== amber ==
==> flow/design.v (excerpt) <==
module mul_op #(parameter INPUTS = 2,
		parameter OUTPUTS = 1,
		parameter DATA_IN_SIZE = 32,
		parameter DATA_OUT_SIZE = 32)
		(
		input clk,
		input rst,
		input [INPUTS * (DATA_IN_SIZE)- 1 : 0]data_in_bus,
		input [INPUTS - 1 : 0]valid_in_bus,
		output [INPUTS - 1 : 0] ready_in_bus,
		output [OUTPUTS * (DATA_OUT_SIZE) - 1 : 0]data_out_bus,
		output [OUTPUTS - 1 : 0]valid_out_bus,
		input 	[OUTPUTS - 1 : 0] ready_out_bus
);
	localparam LATENCY = 4;
	wire [2 * DATA_OUT_SIZE - 1 : 0] temp_result;
	wire join_valid;
	wire buff_valid, oehb_valid, oehb_ready;
	wire oehb_dataOut, oehb_datain;
	joinC #(.N(INPUTS)) add_fork(.valid_in(valid_in_bus), .ready_in(ready_in_bus), .valid_out(join_valid), .ready_out(oehb_ready));
	mul_4_stage multiply_unit (.clk(clk), .ce(oehb_ready), .a(data_in_bus[0 * DATA_IN_SIZE +: DATA_IN_SIZE]), .b(data_in_bus[1 * DATA_IN_SIZE +: DATA_IN_SIZE]), .p(data_out_bus[0 * DATA_OUT_SIZE +: DATA_OUT_SIZE]));
	delay_buffer #(.SIZE(LATENCY - 1))delay_buff(.clk(clk), .rst(rst), .valid_in(join_valid), .ready_in(oehb_ready), .valid_out(buff_valid));
  ...
Size in the first run: about 1900 cells after synthesis, about 160 flip-flops, roughly 100 I/O pins.
Settings: LEC_CHECK=0, CAP_MARGIN=35, CELL_PAD_IN_SITES_GLOBAL_PLACEMENT=1, CORE_MARGIN=2, CORE_UTILIZATION=40, CTS_CLUSTER_DIAMETER=307, CTS_CLUSTER_SIZE=98, PLACE_DENSITY_LB_ADDON=0.25, SLEW_MARGIN=20, TNS_END_PERCENT=30; clock period 8.0 ns.
run.sh (not shown) runs the stock make flow with config.mk's settings and CLKGATE_MAP_FILE=.
Modified inputs, pepper compared to amber
- PLACE_DENSITY_LB_ADDON removed (was 0.25)
- CTS_CLUSTER_SIZE changed from 98 to 97
- CELL_PAD_IN_SITES_GLOBAL_PLACEMENT removed (was 1)
- TNS_END_PERCENT removed (was 30)
- CORE_UTILIZATION changed from 40 to 72
- PLACE_DENSITY newly set to 0.35
--- outcome ---
pepper vs amber, final core area utilization went up by 35 points. pepper vs amber, sequential share of layout area went up by 0.50 points. Compared with amber, pepper shows a higher global routing met2 resource utilization. In pepper relative to amber, placed cell count had gone down by more than 10%. Part of the cycle the worst path needs in pepper vs amber: up 1.6 points. Sort pepper and amber by logic share of the area desc -> top: pepper. pepper vs amber: cell area reported after detailed placement down in pepper. pepper: number of DRC markers after the initial detailed-route iteration is about 60% higher than what amber reported.

========
Starting RTL as in the previous note.
make LEC_CHECK=0 ABC_AREA=1 CAP_MARGIN=20 CELL_PAD_IN_SITES_DETAIL_PLACEMENT=1 CORE_ASPECT_RATIO=1.09 CORE_MARGIN=9 CORE_UTILIZATION=40 HOLD_SLACK_MARGIN=0.26 MAX_ROUTING_LAYER=met4 SLEW_MARGIN=30 finish   # period 7.01 ns
Rerun with:
Settings changed: ABC_AREA 1 to not set, CELL_PAD_IN_SITES_DETAIL_PLACEMENT 1 to not set, CORE_ASPECT_RATIO 1.09 to not set, CORE_MARGIN 9 to 2, CORE_UTILIZATION 40 to 70, HOLD_SLACK_MARGIN 0.26 to not set, MAX_ROUTING_LAYER met4 to not set, SLEW_MARGIN 30 to 20.
Clock period 7.01 ns to 6.49 ns, I/O delays scaled along.
Outcome:
- The changed run completed, yet does not pass: setup timing
- count of clock-buffer cells in the layout is unchanged
- non-clock buffer count went up by 118
- via count came out lower by 11%
- routed wire length went down by 16%
- sequential share of layout area shrinks by 0.16 points
Rerun with:
Settings changed: CORE_UTILIZATION 70 to 72, PLACE_DENSITY_LB_ADDON set to 0.26, SETUP_SLACK_MARGIN set to 0.13.
Clock period 6.49 ns to 7.14 ns, I/O delays scaled along.
Outcome:
- The new run finished clean
- worst setup slack improves by 500 ps
- synthesized cell count stays the same
- global-route usage hardly moves
- core utilization goes down by 2.4 points
- worst hold slack gets better by 4.3 ps
- register-to-register slack gains 500 ps
Rerun with:
Settings changed: CTS_CLUSTER_DIAMETER set to 227, PLACE_DENSITY_LB_ADDON 0.26 to not set, SETUP_SLACK_MARGIN 0.13 to not set.
Clock period 7.14 ns to 3.52 ns, I/O delays scaled along.
With this change the flow completed and failed the layout checks on setup timing.
Routed wire length came out higher by about 32%.
Maximum frequency fell by about 1.5%.
Worst setup slack got worse by 3700 ps.

========
Starting RTL as in the previous note.
// mul_op
module mul_op #(parameter INPUTS = 2,
		parameter OUTPUTS = 1,
		parameter DATA_IN_SIZE = 32,
		parameter DATA_OUT_SIZE = 32)
		(
		input clk,
		input rst,
		input [INPUTS * (DATA_IN_SIZE)- 1 : 0]data_in_bus,
		input [INPUTS - 1 : 0]valid_in_bus,
		output [INPUTS - 1 : 0] ready_in_bus,
		output [OUTPUTS * (DATA_OUT_SIZE) - 1 : 0]data_out_bus,
		output [OUTPUTS - 1 : 0]valid_out_bus,
		input 	[OUTPUTS - 1 : 0] ready_out_bus
);
	localparam LATENCY = 4;
	wire [2 * DATA_OUT_SIZE - 1 : 0] temp_result;
	wire join_valid;
	wire buff_valid, oehb_valid, oehb_ready;
	wire oehb_dataOut, oehb_datain;
	joinC #(.N(INPUTS)) add_fork(.valid_in(valid_in_bus), .ready_in(ready_in_bus), .valid_out(join_valid), .ready_out(oehb_ready));
	mul_4_stage multiply_unit (.clk(clk), .ce(oehb_ready), .a(data_in_bus[0 * DATA_IN_SIZE +: DATA_IN_SIZE]), .b(data_in_bus[1 * DATA_IN_SIZE +: DATA_IN_SIZE]), .p(data_out_bus[0 * DATA_OUT_SIZE +: DATA_OUT_SIZE]));
	delay_buffer #(.SIZE(LATENCY - 1))delay_buff(.clk(clk), .rst(rst), .valid_in(join_valid), .ready_in(oehb_ready), .valid_out(buff_valid));
	OEHB #(.INPUTS(1), .OUTPUTS(1), .DATA_IN_SIZE(1), .DATA_OUT_SIZE(1)) oehb_buffer (.clk(clk), .rst(rst),
										 .data_in_bus(1'b0), .valid_in_bus(buff_valid), .ready_in_bus(oehb_ready),
										 .data_out_bus(oehb_dataOut), .valid_out_bus(valid_out_bus[0]), .ready_out_bus(ready_out_bus[0]));
endmodule
Settings: LEC_CHECK=0, CAP_MARGIN=20, CELL_PAD_IN_SITES_DETAIL_PLACEMENT=2, CORE_ASPECT_RATIO=1.68, CORE_MARGIN=9, CORE_UTILIZATION=25, CTS_CLUSTER_DIAMETER=123, GPL_ROUTABILITY_DRIVEN=1, GPL_TIMING_DRIVEN=1, MAX_ROUTING_LAYER=met5, MIN_ROUTING_LAYER=met2, PLACE_DENSITY_LB_ADDON=0.26, SETUP_SLACK_MARGIN=-0.26, SLEW_MARGIN=0, TNS_END_PERCENT=40; clock period 9.55 ns.
The baseline went through all stages and came out clean.
Rerun with:
- CELL_PAD_IN_SITES_DETAIL_PLACEMENT: 2 -> default
- CORE_ASPECT_RATIO: 1.68 -> default
- CORE_MARGIN: 9 -> 4
- CORE_UTILIZATION: 25 -> 40
- CTS_CLUSTER_DIAMETER: 123 -> default
- GPL_ROUTABILITY_DRIVEN: 1 -> default
- GPL_TIMING_DRIVEN: 1 -> default
- HOLD_SLACK_MARGIN: default -> -0.08
- MAX_ROUTING_LAYER: met5 -> default
- MIN_ROUTING_LAYER: met2 -> default
- PLACE_DENSITY_LB_ADDON: 0.26 -> default
- SETUP_SLACK_MARGIN: -0.26 -> default
- SLEW_MARGIN: 0 -> 20
- TNS_END_PERCENT: 40 -> default
- clock period: 9.55 -> 8.0 ns (I/O delays scaled with it)
What happened:
- area after synthesis stays the same
- maximum frequency rises by 5.4%
- non-clock buffer count climbs by 2
- via count goes down by 29%
- sequential share of layout area climbs by 0.50 points
- synthesized cell count is unchanged
- setup slack got worse by 1.1 ns
- design area falls by 2.4%
Rerun with:
- CAP_MARGIN: 20 -> 35
- CORE_MARGIN: 4 -> 2
- CORE_UTILIZATION: 40 -> 71
- CTS_CLUSTER_DIAMETER: default -> 307
- CTS_CLUSTER_SIZE: default -> 100
- HOLD_SLACK_MARGIN: -0.08 -> default
- PLACE_DENSITY_LB_ADDON: default -> 0.25
- TNS_END_PERCENT: default -> 15
The new run ran to the end with no violations.
Critical path depth drops by 1.
Clock-buffer cell count drops by 1.
Wire length drops by 3.5%.
Cell area drops by 1.3%.
Hold slack is about the same.
Via count climbs by 5.2%.
Non-clock buffer count climbs by 2.
Worst setup slack gets worse by 0.0088 ns.
Global-route usage climbs by 14 points.
Sequential cell count does not change.

========
Setup of P:
mul_op again, from the RTL that the note above started with.
clock: 6.23 ns
lec_check: 0
abc_area: 1
cap_margin: 5
core_aspect_ratio: 0.91
core_margin: 2
core_utilization: 72
cts_cluster_size: 79
slew_margin: 20
Layout checks on P: not met. Flow itself completed; violations: negative setup slack.
#### Input delta (Q over P)
# P
export LEC_CHECK = 0
export ABC_AREA = 1
export CAP_MARGIN = 5
export CORE_ASPECT_RATIO = 0.91
export CORE_MARGIN = 2
export CORE_UTILIZATION = 72
export CTS_CLUSTER_SIZE = 79
export SLEW_MARGIN = 20
create_clock -name core_clock -period 6.23 [get_ports {clk}]
# Q
export LEC_CHECK = 0
export CAP_MARGIN = 20
export CORE_MARGIN = 2
export CORE_UTILIZATION = 10
export SLEW_MARGIN = 20
create_clock -name core_clock -period 8.92 [get_ports {clk}]
## What came out
As of Q, average cell area after synthesis had risen by more than a quarter compared to P.
Setup slack: Q more than P
Where wire length of the first global-routing pass is concerned, P is outperformed by Q.
Going from P to Q, total stage count of the critical path shrinks by 2.
Q has completed all stages; timing, DRC and antenna checks passed.
Relative to Q, the following input files were edited for R:
# Q
export LEC_CHECK = 0
export CAP_MARGIN = 20
export CORE_MARGIN = 2
export CORE_UTILIZATION = 10
export SLEW_MARGIN = 20
create_clock -name core_clock -period 8.92 [get_ports {clk}]
# R
export LEC_CHECK = 0
export CAP_MARGIN = 20
export CORE_MARGIN = 2
export CORE_UTILIZATION = 40
export SLEW_MARGIN = 20
create_clock -name core_clock -period 8.0 [get_ports {clk}]
==> results <==
Q → R: global-route usage grew by 13 points, number of stages on the worst setup path down 4.5%, post-route worst setup slack went down 980 ps, fmax saw a decrease.
Edits applied to the flow inputs when going from R to S:
# R
export LEC_CHECK = 0
export CAP_MARGIN = 20
export CORE_MARGIN = 2
export CORE_UTILIZATION = 40
export SLEW_MARGIN = 20
create_clock -name core_clock -period 8.0 [get_ports {clk}]
# S
export LEC_CHECK = 0
export CAP_MARGIN = 25
export CELL_PAD_IN_SITES_DETAIL_PLACEMENT = 2
export CORE_ASPECT_RATIO = 0.52
export CORE_MARGIN = 6
export CORE_UTILIZATION = 54
export HOLD_SLACK_MARGIN = 0.25
export MIN_ROUTING_LAYER = met1
export SLEW_MARGIN = 20
export TNS_END_PERCENT = 50
create_clock -name core_clock -period 8.0 [get_ports {clk}]
Findings:
- Stage in which a tool error killed S: detailed placement.
- Re initial core utilization: R and S aren't equal, and the higher value belongs to S.
- Diff R -> S: total I/O pin count saw little to no change, die area went down by about 20%.
